build 33:
==> flow/design.v (excerpt) <==
module CLOCK_TOP( 
	   SEG0, SEG1, SEG2, SEG3, SEG4, SEG5, SEG6, SEG7, LED, BUZ_OUT,
	   CLK50M, KEY1, KEY2, KEY3, SW0, SW1, SW2, SW3, SW4, SW5, KNOCK,
	   SENSOR, ROT_A, ROT_B
	   );
make LEC_CHECK=0 CAP_MARGIN=20 CELL_PAD_IN_SITES_DETAIL_PLACEMENT=1 CORE_ASPECT_RATIO=1.02 CORE_MARGIN=9 CORE_UTILIZATION=34 CTS_CLUSTER_SIZE=62 GPL_ROUTABILITY_DRIVEN=0 MAX_ROUTING_LAYER=met4 PLACE_DENSITY=0.82 SETUP_SLACK_MARGIN=0.53 SLEW_MARGIN=20 TNS_END_PERCENT=50 finish   # period 11.7 ns
run.sh (not shown) runs the stock make flow with config.mk's settings and CLKGATE_MAP_FILE=.
Input changes introduced in build 49 (baseline for comparison: build 33):
Settings: MAX_ROUTING_LAYER no longer set, was met4; CTS_CLUSTER_SIZE no longer set, was 62; PLACE_DENSITY no longer set, was 0.82; CORE_MARGIN now 2, was 9; GPL_ROUTABILITY_DRIVEN no longer set, was 0; SETUP_SLACK_MARGIN no longer set, was 0.53.
==> results <==
Sum of routed wire segments on met1 (higher): build 33
The detailed-placement wirelength estimate of build 49 falls short of that of build 33 by 10%.
Measured against build 33, the die outline height of build 49 comes out at 0.946 times the reference value.
Build 49 vs build 33: routed wire length down by more than 10%
Changes observed in build 49 relative to build 33: final instance area was more or less identical, relative slew slack went up by 6.1 points.
Changes in build 15 relative to build 49:
Settings: CORE_UTILIZATION: 34 -> 68; CORE_ASPECT_RATIO: 1.02 -> unset; CELL_PAD_IN_SITES_DETAIL_PLACEMENT: 1 -> unset; TNS_END_PERCENT: 50 -> unset; the clock period (ns, I/O delays scaled along): 11.7 -> 6.79.
Signed area change from the synthesized netlist to the final layout sits lower in build 15 than in build 49. Min sequential portion of the cell area across build 49 and build 15: build 49. The wire length reported by the detailed router reported for build 15 is smaller than that of build 49 by 17%. Build 49 finished end to end and its layout was clean on timing, DRC and antenna. Build 15 went all the way through the flow, and no timing, DRC or antenna check failed. The run with more setup slack is build 49; build 15 has less.

========
CLOCK_TOP again, from the RTL that the note above started with.
clock: 4.62 ns
lec_check: 0
abc_area: 1
cap_margin: 20
core_margin: 2
core_utilization: 71
place_density_lb_addon: 0.02
setup_slack_margin: 1.15
slew_margin: 20
The baseline finished clean.
Edit:
Settings changed: CAP_MARGIN 20 to 40, CORE_UTILIZATION 71 to 72, CTS_CLUSTER_DIAMETER from default to 317, CTS_CLUSTER_SIZE from default to 14, GPL_ROUTABILITY_DRIVEN from default to 0, SLEW_MARGIN 20 to 40.
Effect:
- non-clock buffer count rose by 3
- fmax drops by 0.68%
- clock skew stays flat
- first-iteration DRC count went up by 3.4%
- critical path depth drops by 1
- routed wire length decreases by 1.4%
- die area goes down by 1.4%
- hold slack gets better by 150 ps
- power went down by 10%

========
CLOCK_TOP again, from the RTL that the note above started with.
clock: 4.62 ns
lec_check: 0
cap_margin: 20
core_aspect_ratio: 0.89
core_margin: 2
core_utilization: 72
cts_cluster_diameter: 28
cts_cluster_size: 15
hold_slack_margin: -0.09
place_density_lb_addon: 0.27
setup_slack_margin: 1.31
slew_margin: 20
The starting point aborted during 5_1_grt (ODB-0269).
Rerun with:
--- a/flow/config.mk
+++ b/flow/config.mk
@@ -14,4 +14,4 @@
 export HOLD_SLACK_MARGIN = -0.09
-export PLACE_DENSITY_LB_ADDON = 0.27
-export SETUP_SLACK_MARGIN = 1.31
+export PLACE_DENSITY = 0.35
+export SETUP_SLACK_MARGIN = 1.24
 export SLEW_MARGIN = 20
The changed run finished with timing, DRC and antenna clean.
Synthesized cell count is unchanged.
Die area does not change.
Area after synthesis stays the same.
Rerun with:
==> flow/config.mk (replaced) <==
export PLATFORM = sky130hd
export DESIGN_NAME = CLOCK_TOP
export DESIGN_NICKNAME = CLOCK_TOP
export VERILOG_FILES = /design/flow/design.v
export SDC_FILE = /design/flow/constraint.sdc
export NUM_CORES = 4
export LEC_CHECK = 0
export ABC_AREA = 1
export CAP_MARGIN = 20
export CORE_MARGIN = 2
export CORE_UTILIZATION = 72
export PLACE_DENSITY_LB_ADDON = 0.04
export SETUP_SLACK_MARGIN = 1.31
export SLEW_MARGIN = 20
Flip-flop count stays the same.
Via count grows by about a fifth.
Worst setup slack improves by 0.062 ns.
First-iteration DRC count grows by roughly a tenth.
Power shrinks by a quarter to a third.
Rerun with:
--- a/flow/config.mk
+++ b/flow/config.mk
@@ -7,3 +7,3 @@
 export LEC_CHECK = 0
-export ABC_AREA = 1
+export ABC_AREA = 0
 export CAP_MARGIN = 20
@@ -11,3 +11,5 @@
 export CORE_UTILIZATION = 72
-export PLACE_DENSITY_LB_ADDON = 0.04
+export CTS_CLUSTER_DIAMETER = 27
+export CTS_CLUSTER_SIZE = 14
+export PLACE_DENSITY_LB_ADDON = 0.16
 export SETUP_SLACK_MARGIN = 1.31
The new run passed the timing, DRC and antenna checks.
Design area went down by 3.5%.
Wire length grows by 20%.
Non-clock buffer count went down by 14.
Worst hold slack is worse by 0.14 ns.
Total power came out higher by 48%.
Synthesized cell count drops by 25%.
Register-to-register slack gets worse by 0.84 ns.
Rerun with:
--- a/flow/config.mk
+++ b/flow/config.mk
@@ -11,3 +11,2 @@
 export CORE_UTILIZATION = 72
-export CTS_CLUSTER_DIAMETER = 27
 export CTS_CLUSTER_SIZE = 14
Clock skew fell by 0.0047 ns.
Total power came out lower by 33%.
Fmax goes up by 7.7%.
Utilization decreases by 7.1 points.
Via count fell by 15%.
Clock-buffer cell count drops by 46.
Sequential power stays flat.
Sequential share of layout area climbs by 2.7 points.

========
Starting RTL as in the previous note.
## CLOCK_TOP
module CLOCK_TOP( 
	   SEG0, SEG1, SEG2, SEG3, SEG4, SEG5, SEG6, SEG7, LED, BUZ_OUT,
	   CLK50M, KEY1, KEY2, KEY3, SW0, SW1, SW2, SW3, SW4, SW5, KNOCK,
	   SENSOR, ROT_A, ROT_B
	   );
   input CLK50M, KEY1, KEY2, KEY3, SW0, SW1, SW2, SW3, SW4, SW5, KNOCK, SENSOR, ROT_A, ROT_B;
   output [6:0] SEG0, SEG1, SEG2, SEG3, SEG4, SEG5, SEG6, SEG7;
   output [17:0] LED;
   output 	 BUZ_OUT;
   wire 	 CLK1K, CLK10K, EN1K, EN10K, CLEAN_KEY1, CLEAN_KEY2, CLEAN_KEY3, CLEAN_SW1, CLEAN_SW2, CLEAN_SW3, CLEAN_SW4, CLEAN_SW5, ALARM, FIRE_ALARM, FIRE_VALID, PWM_ACT, FIRE_BUZ, KNOCK_LED_BUZ;
   wire [7:0] 	 SEC, MIN, HOUR, DAY;
   wire [7:0] 	 SEC_SET, MIN_SET, HOUR_SET, DAY_SET;
   wire [7:0] 	 SW_SEC, SW_MIN, SW_HOUR, SW_DAY;
   assign BUZ_OUT = (FIRE_VALID) ? FIRE_BUZ : KNOCK_LED_BUZ;
   GENCLK1K
     UGENCLK1K
       ( 
	.RSTN				(SW0),
	.CLK1K				(CLK1K),
	.EN1K				(EN1K),
	.CLK50M				(CLK50M));
   GENCLK10K
     UGENCLK10K
       ( 
	.RSTN					(SW0),
	.CLK10K				(CLK10K),
	.EN10K				(EN10K),
	.CLK50M				(CLK50M));
   DEBOUNCE #(.SET(1'b1))
   UDEBOUNCE_KEY1
     ( 
      .KEY_OUT				(CLEAN_KEY1),
      .KEY_IN				(KEY1),
  ...
make LEC_CHECK=0 ABC_AREA=1 CAP_MARGIN=20 CELL_PAD_IN_SITES_DETAIL_PLACEMENT=2 CORE_MARGIN=5 CORE_UTILIZATION=29 CTS_CLUSTER_DIAMETER=394 GPL_TIMING_DRIVEN=0 HOLD_SLACK_MARGIN=0.02 MAX_ROUTING_LAYER=met4 MIN_ROUTING_LAYER=met2 PLACE_DENSITY=0.53 SETUP_SLACK_MARGIN=0.21 SLEW_MARGIN=20 finish   # period 5.9 ns
The first run finished clean.
Edit:
ABC_AREA = not set   (was 1)
CELL_PAD_IN_SITES_DETAIL_PLACEMENT = not set   (was 2)
CORE_MARGIN = 2   (was 5)
CORE_UTILIZATION = 40   (was 29)
CTS_CLUSTER_DIAMETER = not set   (was 394)
GPL_TIMING_DRIVEN = not set   (was 0)
HOLD_SLACK_MARGIN = not set   (was 0.02)
MAX_ROUTING_LAYER = not set   (was met4)
MIN_ROUTING_LAYER = not set   (was met2)
PLACE_DENSITY = not set   (was 0.53)
SETUP_SLACK_MARGIN = not set   (was 0.21)
clock period = 8.31 ns   (was 5.9 ns; I/O delays follow)
The new run finished clean; setup slack is better by 2.7 ns; sequential cell count does not change; clock power is lower by 40%; synthesized area drops by 7.6%; total power drops by 35%; final area falls by 11%; wire length falls by 48%.
Edit:
CORE_UTILIZATION = 61   (was 40)
clock period = 8.72 ns   (was 8.31 ns; I/O delays follow)
Effect:
- synthesized cell count stays the same
- die size went down by a quarter to a third
- synthesized area stays the same
- final cell count goes down by a little under a tenth
- non-clock buffer count went up by 1
- final area is lower slightly
- worst setup slack gets better by 0.066 ns
Edit:
SETUP_SLACK_MARGIN = 3.28   (was not set)
clock period = 13.4 ns   (was 8.72 ns; I/O delays follow)
What happened:
- global-route usage barely changes
- cell area hardly moves
- die size stays the same
- hold slack gets better by 0.11 ns
- setup slack gets better by 3.3 ns
- clock skew grows by 0.0054 ns
- wire length grows by 0.30%
- power shrinks by 34%
- core utilization grows by 0.17 points
- area after synthesis does not change
Edit:
CORE_UTILIZATION = 30   (was 61)
SETUP_SLACK_MARGIN = not set   (was 3.28)
clock period = 8.31 ns   (was 13.4 ns; I/O delays follow)
Final area went up by 2.4%.
Register-to-register slack got worse by 5.0 ns.
Clock power went up by 61%.
Power went up by about 60%.
Via count went up by 0.37%.
Worst setup slack got worse by 3.9 ns.
Utilization went down by 35 points.
Flip-flop count stays the same.
Wire length went up by 7.1%.
Synthesized area stays the same.
Cell count went up by about 17%.

========
== run 1 ==
CLOCK_TOP again, from the RTL that the note above started with.
clock: 12.3 ns
lec_check: 0
abc_area: 0
cap_margin: 30
cell_pad_in_sites_detail_placement: 1
core_aspect_ratio: 1.86
core_margin: 9
core_utilization: 32
cts_cluster_size: 93
gpl_routability_driven: 0
hold_slack_margin: 0.16
max_routing_layer: met5
min_routing_layer: met1
place_density: 0.39
slew_margin: 20
tns_end_percent: 10
Having completed the whole flow, run 1 delivered a layout that passed the timing, DRC and antenna checks.
The inputs of run 2 differ from those of run 1 as listed below.
Settings: MAX_ROUTING_LAYER removed (was met5); CELL_PAD_IN_SITES_DETAIL_PLACEMENT removed (was 1); ABC_AREA removed (was 0); CAP_MARGIN changed from 30 to 20; MIN_ROUTING_LAYER removed (was met1); TNS_END_PERCENT removed (was 10); CTS_CLUSTER_SIZE removed (was 93); CORE_MARGIN changed from 9 to 2; HOLD_SLACK_MARGIN removed (was 0.16); CORE_ASPECT_RATIO removed (was 1.86); CORE_UTILIZATION changed from 32 to 9; GPL_ROUTABILITY_DRIVEN removed (was 0); PLACE_DENSITY removed (was 0.39); the clock period (ns, I/O delays scaled along) changed from 12.3 to 30.1.
### Flow results
- The lower global router's overall resource usage of run 2 and run 1 is in run 2.
- More vias were needed by run 1 than by run 2.
- Going from run 1 to run 2, final worst-path cycle share fell by 23 points; worst-skew pair later-pin latency held.
- Going from run 1 to run 2, clock buffer instance count of the final layout grew by a few percent.
- Run 1 -> run 2: first-iteration DRC count increased by more than 100%
What run 3 does differently from run 2 at the input level:
Settings: CORE_UTILIZATION now 72, was 9; ABC_AREA now 1, previously not set.
--- outcome ---
When the final numbers for run 2 and run 3 were put side by side, the fraction of the yosys area taken by sequential cells turned out to be smaller in run 3. Between run 2 and run 3, pin count of the biggest net entering global routing decreased. Cmp run 3 vs run 2: synthesized net count higher in run 3. On period utilization: between run 2 and run 3, it ends up lower for run 3. In run 3, area growth from synthesis to final layout is lower than in run 2. Run 3 vs. run 2: number of cells traversed by the worst register-to-register path moved up; area after synthesis moved up; total via count in the routed design moved up.
#### Input delta (run 4 over run 3)
Settings: CORE_UTILIZATION: 72 -> 62; the clock period (ns, I/O delays scaled along): 30.1 -> 15.3.
### Flow results
The lower worst hold margin of run 3 and run 4 is in run 3. Final weighted congestion of routability-driven global placement up 2.8% in run 4 wrt run 3. Looking at worst-case register-to-register setup slack across both flows, run 4 is the weaker of the two, with run 3 ahead. Relative to run 3, run 4 degrades area of the die. From run 3 to run 4 the numbers moved as follows: routed wire length lower; global-route usage went down by 6.6 points; overall die width has increased; number of buffers created by CTS moved up; post-layout instance area picked up an extra about 0.9%. Run 3 → run 4: total power per unit cell area shows an increase of 38 mW/mm^2, worst IR drop on VDD has increased.
Changes in run 5 relative to run 4:
Settings: a change of CORE_UTILIZATION from 62 to 40; an added SETUP_SLACK_MARGIN of 1.02; a deleted ABC_AREA that had been 1; a change of the clock period (ns, I/O delays scaled along) from 15.3 to 8.31.
Findings:
Of the two values seen for cell type of the slowest stage on the worst timing path, sky130_fd_sc_hd__mux2i_1 was produced by run 5 and sky130_fd_sc_hd__dfrtp_4 by run 4.
What run 5 reported for first-pass GRT wire length has to be multiplied by 1.12 to get the figure for run 4.
Per the comparison of run 5 with run 4, portion of the layout cell area used by clock cells shows no meaningful change, top fanout value on the critical path has increased, worst stage delay on the critical path shows a reduction of 0.07 ns, via count moved down, total wirelength of the detailed-routed design shows a reduction of about 8%.
Run 5: non-clock buffer count about 2% above run 4

========
== try-violet ==
Starting RTL as in the previous note.
Settings: LEC_CHECK=0, CAP_MARGIN=20, CELL_PAD_IN_SITES_DETAIL_PLACEMENT=1, CORE_ASPECT_RATIO=1.02, CORE_MARGIN=9, CORE_UTILIZATION=34, CTS_CLUSTER_SIZE=62, HOLD_SLACK_MARGIN=0.04, PLACE_DENSITY=0.82, SETUP_SLACK_MARGIN=0.53, SLEW_MARGIN=20, TNS_END_PERCENT=50; clock period 11.7 ns.
diff inputs: try-violet => try-pepper
Settings: a change of CTS_CLUSTER_SIZE from 62 to 91; a deleted SETUP_SLACK_MARGIN that had been 0.53; a deleted PLACE_DENSITY that had been 0.82.
Notes after the runs:
Fraction of standard cell area in multi-input logic sits lower in try-pepper than in try-violet.
Post-route cell area went up slightly going from try-violet to try-pepper.
try-pepper: area growth from synthesis to layout is 0.95 points higher than what try-violet reported.
Compare try-violet and try-pepper | final core utilization lower: try-violet
Between try-pepper and try-violet, the placed instance count does not differ in any meaningful way.
The flow did not stop early for try-pepper: all stages ran, and the layout cleared the timing, DRC and antenna checks.
Inputs modified between try-pepper and try-lagoon:
Settings: removing TNS_END_PERCENT (formerly 50); changing CORE_MARGIN from 9 to 2; removing CTS_CLUSTER_SIZE (formerly 91); removing CORE_ASPECT_RATIO (formerly 1.02); changing CORE_UTILIZATION from 34 to 61; removing CELL_PAD_IN_SITES_DETAIL_PLACEMENT (formerly 1); removing HOLD_SLACK_MARGIN (formerly 0.04); changing the clock period (ns, I/O delays scaled along) from 11.7 to 8.5.
--- outcome ---
- try-pepper → try-lagoon: initial standard-cell utilization of the core +28 points, switching power summed over all nets has increased.
- On global-route usage, the higher figure sits with try-lagoon, not try-pepper.
- Compared try-lagoon vs try-pepper, and routed metal-1 wirelength is down in try-lagoon.
- From try-pepper to try-lagoon, multi-input combinational gate total did not move at all.
- Delta (try-lagoon minus try-pepper): utilization went up by 30 points; x dimension of the die moved down; instance area at placement shrank by 1.8%; headroom to the max-slew limit rose by 3.7 points.
- Setup slack after layout was lower in the run labelled try-lagoon.

========
Setup of build 13:
CLOCK_TOP again, from the RTL that the note above started with.
Settings: LEC_CHECK=0, CAP_MARGIN=35, CELL_PAD_IN_SITES_GLOBAL_PLACEMENT=0, CORE_MARGIN=8, CORE_UTILIZATION=54, GPL_ROUTABILITY_DRIVEN=0, GPL_TIMING_DRIVEN=1, PLACE_DENSITY_LB_ADDON=0.19, SLEW_MARGIN=20; clock period 6.87 ns.
Build 13 reached the final stage; the timing, DRC and antenna checks on its layout passed.
Here is what was changed in the inputs of build 45 compared with build 13.
# build 13
export LEC_CHECK = 0
export CAP_MARGIN = 35
export CELL_PAD_IN_SITES_GLOBAL_PLACEMENT = 0
export CORE_MARGIN = 8
export CORE_UTILIZATION = 54
export GPL_ROUTABILITY_DRIVEN = 0
export GPL_TIMING_DRIVEN = 1
export PLACE_DENSITY_LB_ADDON = 0.19
export SLEW_MARGIN = 20
create_clock -name core_clock -period 6.87 [get_ports {CLK50M}]
# build 45
export LEC_CHECK = 0
export CAP_MARGIN = 20
export CORE_MARGIN = 2
export CORE_UTILIZATION = 40
export SLEW_MARGIN = 20
create_clock -name core_clock -period 20.0 [get_ports {CLK50M}]
--- outcome ---
Build 45 vs. build 13: clock buffer instance count of the final layout saw an increase, logic share of the area saw a decrease, starting density of the core saw a decrease, width of the chip saw an increase. Between build 13 and build 45, first-pass GRT wire length increased. Run comparison: build 45 uppermost metal layer occupied by signal nets met4; build 13 uppermost metal layer occupied by signal nets met5. Per the comparison of build 45 with build 13, setup slack +10.01 ns, worst clock skew ~0 delta. The number of design-rule violations left by the first detailed-router iteration of build 45 is lower than that of build 13. Net total in the final layout delta (build 45 -> build 13): insignificant. Build 13 ended up with fewer cell instances than build 45 did.
For build 21, these inputs were changed with respect to build 45:
# build 45
export LEC_CHECK = 0
export CAP_MARGIN = 20
export CORE_MARGIN = 2
export CORE_UTILIZATION = 40
export SLEW_MARGIN = 20
create_clock -name core_clock -period 20.0 [get_ports {CLK50M}]
# build 21
export LEC_CHECK = 0
export CAP_MARGIN = 20
export CORE_MARGIN = 2
export CORE_UTILIZATION = 64
export CTS_CLUSTER_SIZE = 100
export SLEW_MARGIN = 20
create_clock -name core_clock -period 8.05 [get_ports {CLK50M}]
### Flow results
Of build 21 and build 45, it is build 21 that has the higher cell internal power dissipation. Maximum VDD drop ended up 180% higher on build 21 than on build 45. Build 45 → build 21: final cell count without fillers now smaller, number of top-level pins stayed essentially flat, part of the power in combinational logic stayed essentially flat. When the final numbers for build 45 and build 21 were put side by side, the via count turned out to be smaller in build 45. In the tables for build 45 and build 21, all-layer global routing usage reads higher with build 21. Re data arrival at the endpoint of the critical path: build 21 is 0.22 ns down on build 45.
For build 10, these inputs were changed with respect to build 21:
# build 21
export LEC_CHECK = 0
export CAP_MARGIN = 20
export CORE_MARGIN = 2
export CORE_UTILIZATION = 64
export CTS_CLUSTER_SIZE = 100
export SLEW_MARGIN = 20
create_clock -name core_clock -period 8.05 [get_ports {CLK50M}]
# build 10
export LEC_CHECK = 0
export CAP_MARGIN = 20
export CORE_ASPECT_RATIO = 1.02
export CORE_MARGIN = 2
export CORE_UTILIZATION = 34
export SLEW_MARGIN = 20
create_clock -name core_clock -period 20.0 [get_ports {CLK50M}]
- Setup slack is higher on build 10
- Looking at post-detailed-routing wire length, build 10 sits about 6.4% higher than build 21 does.
- Against build 21, final weighted congestion in routability-driven placement in build 10 fell by a few percent.
- Clock network fraction of total power: build 10 higher than build 21
- Of build 21 and build 10, the lower cell count after placement belongs to build 21.
Edits applied to the flow inputs when going from build 10 to build 94:
# build 10
export LEC_CHECK = 0
export CAP_MARGIN = 20
export CORE_ASPECT_RATIO = 1.02
export CORE_MARGIN = 2
export CORE_UTILIZATION = 34
export SLEW_MARGIN = 20
create_clock -name core_clock -period 20.0 [get_ports {CLK50M}]
# build 94
export LEC_CHECK = 0
export ABC_AREA = 1
export CAP_MARGIN = 20
export CELL_PAD_IN_SITES_DETAIL_PLACEMENT = 2
export CORE_MARGIN = 5
export CORE_UTILIZATION = 40
export MIN_ROUTING_LAYER = met2
export PLACE_DENSITY = 0.53
export SLEW_MARGIN = 20
create_clock -name core_clock -period 20.0 [get_ports {CLK50M}]
Results
- Compared to build 10, build 94 has number of cells in Yosys stat 738 higher.
- Compared with build 10, in build 94 share of the synthesized netlist area taken by xor and xnor gates saw an increase; net switching power figure saw an increase; chip area saw a decrease; global-route usage saw an increase; post-detailed-route via-to-cell ratio saw an increase.
- Against build 10 as the reference, build 94 delivers a higher critical path depth.
- Delta (build 94 minus build 10): clock skew did not really move, maximum clock frequency fell by 2.8%.
- For build 10, the topmost layer with routed signal wires was met4, unlike build 94, where it was met5.
Power and IR drop assume default switching activity.
